violet:
==> flow/design.v (excerpt) <==
module alu #(
    parameter INST_W = 4,
    parameter INT_W  = 6,
    parameter FRAC_W = 10,
    parameter DATA_W = INT_W + FRAC_W
)(
    input                      i_clk,
    input                      i_rst_n,
    input                      i_in_valid,
    output                     o_busy,
    input         [INST_W-1:0] i_inst,
    input  signed [DATA_W-1:0] i_data_a,
    input  signed [DATA_W-1:0] i_data_b,
    output                     o_out_valid,
    output        [DATA_W-1:0] o_data
);
    localparam ADD = 4'b0000,
	       	   SUB = 4'b0001,
	           MUL = 4'b0010,
	           ACC = 4'b0011,
	           SOFTPLUS = 4'b0100,
	       	   XOR = 4'b0101,
	       	   RS = 4'b0110,
	           LR = 4'b0111,
	           CNTZERO = 4'b1000,
	           RMATCH = 4'b1001,
			   DIV3 = 16'b0101_0101_0101_0101,  
			   DIV9 = 16'b0001_1100_0111_0001,
			   BUSY = 1;
	reg signed [DATA_W-1:0] i_data_a_R;
	reg signed [DATA_W-1:0] i_data_b_R;
	reg signed [DATA_W-1:0] o_data_R;
	reg		   [DATA_W-1:0] o_data_lock;
	reg	       [INST_W-1:0]	op;
	reg		   				o_busy_R;
	reg						valid_R;
	reg					    valid_lock;
	reg	signed [31:0]       mul_o;
	reg						mul_busy;
	reg						mul_valid;
	reg						mem_rst;
	reg						acc_valid;
	reg signed [DATA_W:0] add_ext1;
	reg signed [DATA_W:0] sub_ext1;
	reg signed [DATA_W*2-1:0] tmp;
	reg mul_cnt;
	reg 	   [3:0] idx;
	reg signed [DATA_W+3:0] acc_mem[15:0];
	reg signed [DATA_W+3:0] acc_tmp;
	reg 	   [DATA_W-1:0] tmp_lr;
	reg		   [4:0] zcnt;
	reg					fnd;
	reg 	   [DATA_W-4:0] match4;
	integer i;
	integer k;
	assign o_data = o_data_lock;
	assign o_busy = o_busy_R;
	assign o_out_valid = valid_lock;
	function automatic [DATA_W-1:0] rnd32_sat16;
		input [DATA_W*2-1:0] x;
		reg carry;
		reg [DATA_W*2-FRAC_W+1:0] round;		
		begin
			carry = x[FRAC_W-1];
			round = $signed({x[DATA_W*2-1], x[(DATA_W*2-1)-:22]}) + carry;
			rnd32_sat16 = (round[(DATA_W*2-FRAC_W)-:8] == {8{1'b0}} || round[(DATA_W*2-FRAC_W)-:8] == {8{1'b1}})? round[0+:16]: {round[DATA_W*2-FRAC_W], {15{!round[DATA_W*2-FRAC_W]}}};
		end	
	endfunction
	function automatic [DATA_W-1:0] rnd32_sat16_sh4;
		input [DATA_W*2-1:0] x;
		reg carry;
		reg [DATA_W*2-FRAC_W:0] round;
		reg [DATA_W*2-1:0] shift;		
		begin
			shift = x >> 6;
  ...
For scale: roughly 370 flip-flops, roughly 50000 um2 of cells after synthesis.
export LEC_CHECK = 0
export CAP_MARGIN = 20
export CORE_MARGIN = 2
export CORE_UTILIZATION = 65
export SETUP_SLACK_MARGIN = 1.66
export SLEW_MARGIN = 20
create_clock -name core_clock -period 6.35 [get_ports {i_clk}]
run.sh (not shown) runs the stock make flow with config.mk's settings and CLKGATE_MAP_FILE=.
violet did not finish; a tool error ended it in global routing (5_1_grt).
Relative to violet, the following input files were edited for sierra:
- PLACE_DENSITY: unset -> 0.67
- SETUP_SLACK_MARGIN: 1.66 -> unset
- CORE_UTILIZATION: 65 -> 72
- the clock period (ns, I/O delays scaled along): 6.35 -> 7.32
Findings:
Diff violet -> sierra: placement-stage cell area lower, initial standard-cell utilization of the core higher. Between sierra and violet, the post-CTS resize count is higher for violet. The share of async-settable or async-resettable flops after synthesis was comparable across sierra and violet. Relative to violet, routability congestion estimate from global placement increased by about 9% in sierra. sierra did not make it past global routing (5_1_grt), where a tool error ended it. Relative to violet, count of placed standard cells including taps has decreased by 356 in sierra. The chip area of sierra is lower than that of violet.
## Diff of input files: juniper against sierra
- clearing PLACE_DENSITY, which used to be 0.67
- swapping 72 for 58 in CORE_UTILIZATION
- swapping 7.32 for 7.4 in the clock period (ns, I/O delays scaled along)
[summary]
juniper -> stages 100% | layout checks FAIL | negative setup slack
Against sierra, juniper reports a number of buffers inserted during clock tree synthesis that is higher.
juniper against sierra: placed instance area saw an increase; standard cell core area increased by 17000 um2 relative to the old numbers; post-synthesis average cell area flat; number of rows created at floorplan rose 11.
Delta (juniper minus sierra): post-CTS setup-driven buffer insertion count shows a reduction of 28, final RePlAce weighted congestion went down, synthesized area about even.
The die of juniper is larger than the one used in sierra.
Modified inputs, harbor compared to juniper
- CORE_UTILIZATION changed from 58 to 40
- the clock period (ns, I/O delays scaled along) changed from 7.4 to 8.39
Findings:
harbor | stages: all done | timing, DRC, antenna: all pass
Compared with juniper, harbor shows a lower area added between synthesis and finish.
Global-route usage: harbor < juniper
Comparing juniper with harbor, the routability congestion estimate came out essentially unchanged.
Power went down by more than a quarter going from juniper to harbor.
Modified inputs, zinc compared to harbor
- changing CORE_UTILIZATION from 40 to 68
- changing the clock period (ns, I/O delays scaled along) from 8.39 to 7.73
### Flow results
- Nothing crashed in zinc and all stages finished; the problem is that the final layout failed, the offending checks being negative setup slack.
- | slack of the worst reg-to-reg path | zinc vs harbor | worse |
- The higher share of the clock period used by the worst path came out of zinc.
- Diff harbor -> zinc | total routing usage reported by global routing | increase of 21 points
- Compared with harbor, zinc shows number of vias per cell after detailed routing that has gone up by more than 10%.
- Re synthesized area: no difference whatsoever between zinc and harbor.
- Proportion of cell area occupied by multi-input gates, harbor and zinc: larger value in harbor
- Looking at slowest library cell on the worst path, the sky130_fd_sc_hd__fa_1 result is from harbor; the sky130_fd_sc_hd__or4b_2 one comes from zinc.
- Comparing total detailed-routing wirelength for harbor and zinc, the smaller number came from harbor.
- Measured against harbor, the count of clock-buffer cells in the layout of zinc comes out at 0.869 times the reference value.
- Fraction of area in clock buffers and inverters: higher on harbor
- Combinational fraction of design power in zinc is 3.3 points higher than in harbor
What fjord does differently from zinc at the input level:
- SETUP_SLACK_MARGIN: unset -> -0.37
- CORE_UTILIZATION: 68 -> 65
- CTS_CLUSTER_DIAMETER: unset -> 227
- the clock period (ns, I/O delays scaled along): 7.73 -> 6.69
Findings:
fjord | ERROR | global routing (5_1_grt)
Number of rows in the core area, fjord vs zinc: up by a few percent
Count of different cell masters after synthesis of zinc is on par with fjord.
Area share of and/or/nand/nor cells after synthesis: fjord vs zinc identical
Summary of fjord over zinc: detailed placement HPWL climbed 8.4%; chip area climbed 4.5%; height of the die climbed 6.2 um; starting utilization of the core area dropped 2.9 points.
Summary — pre-CTS worst setup slack, fjord relative to zinc: lower, by 770 ps.
Power and IR drop assume default switching activity.
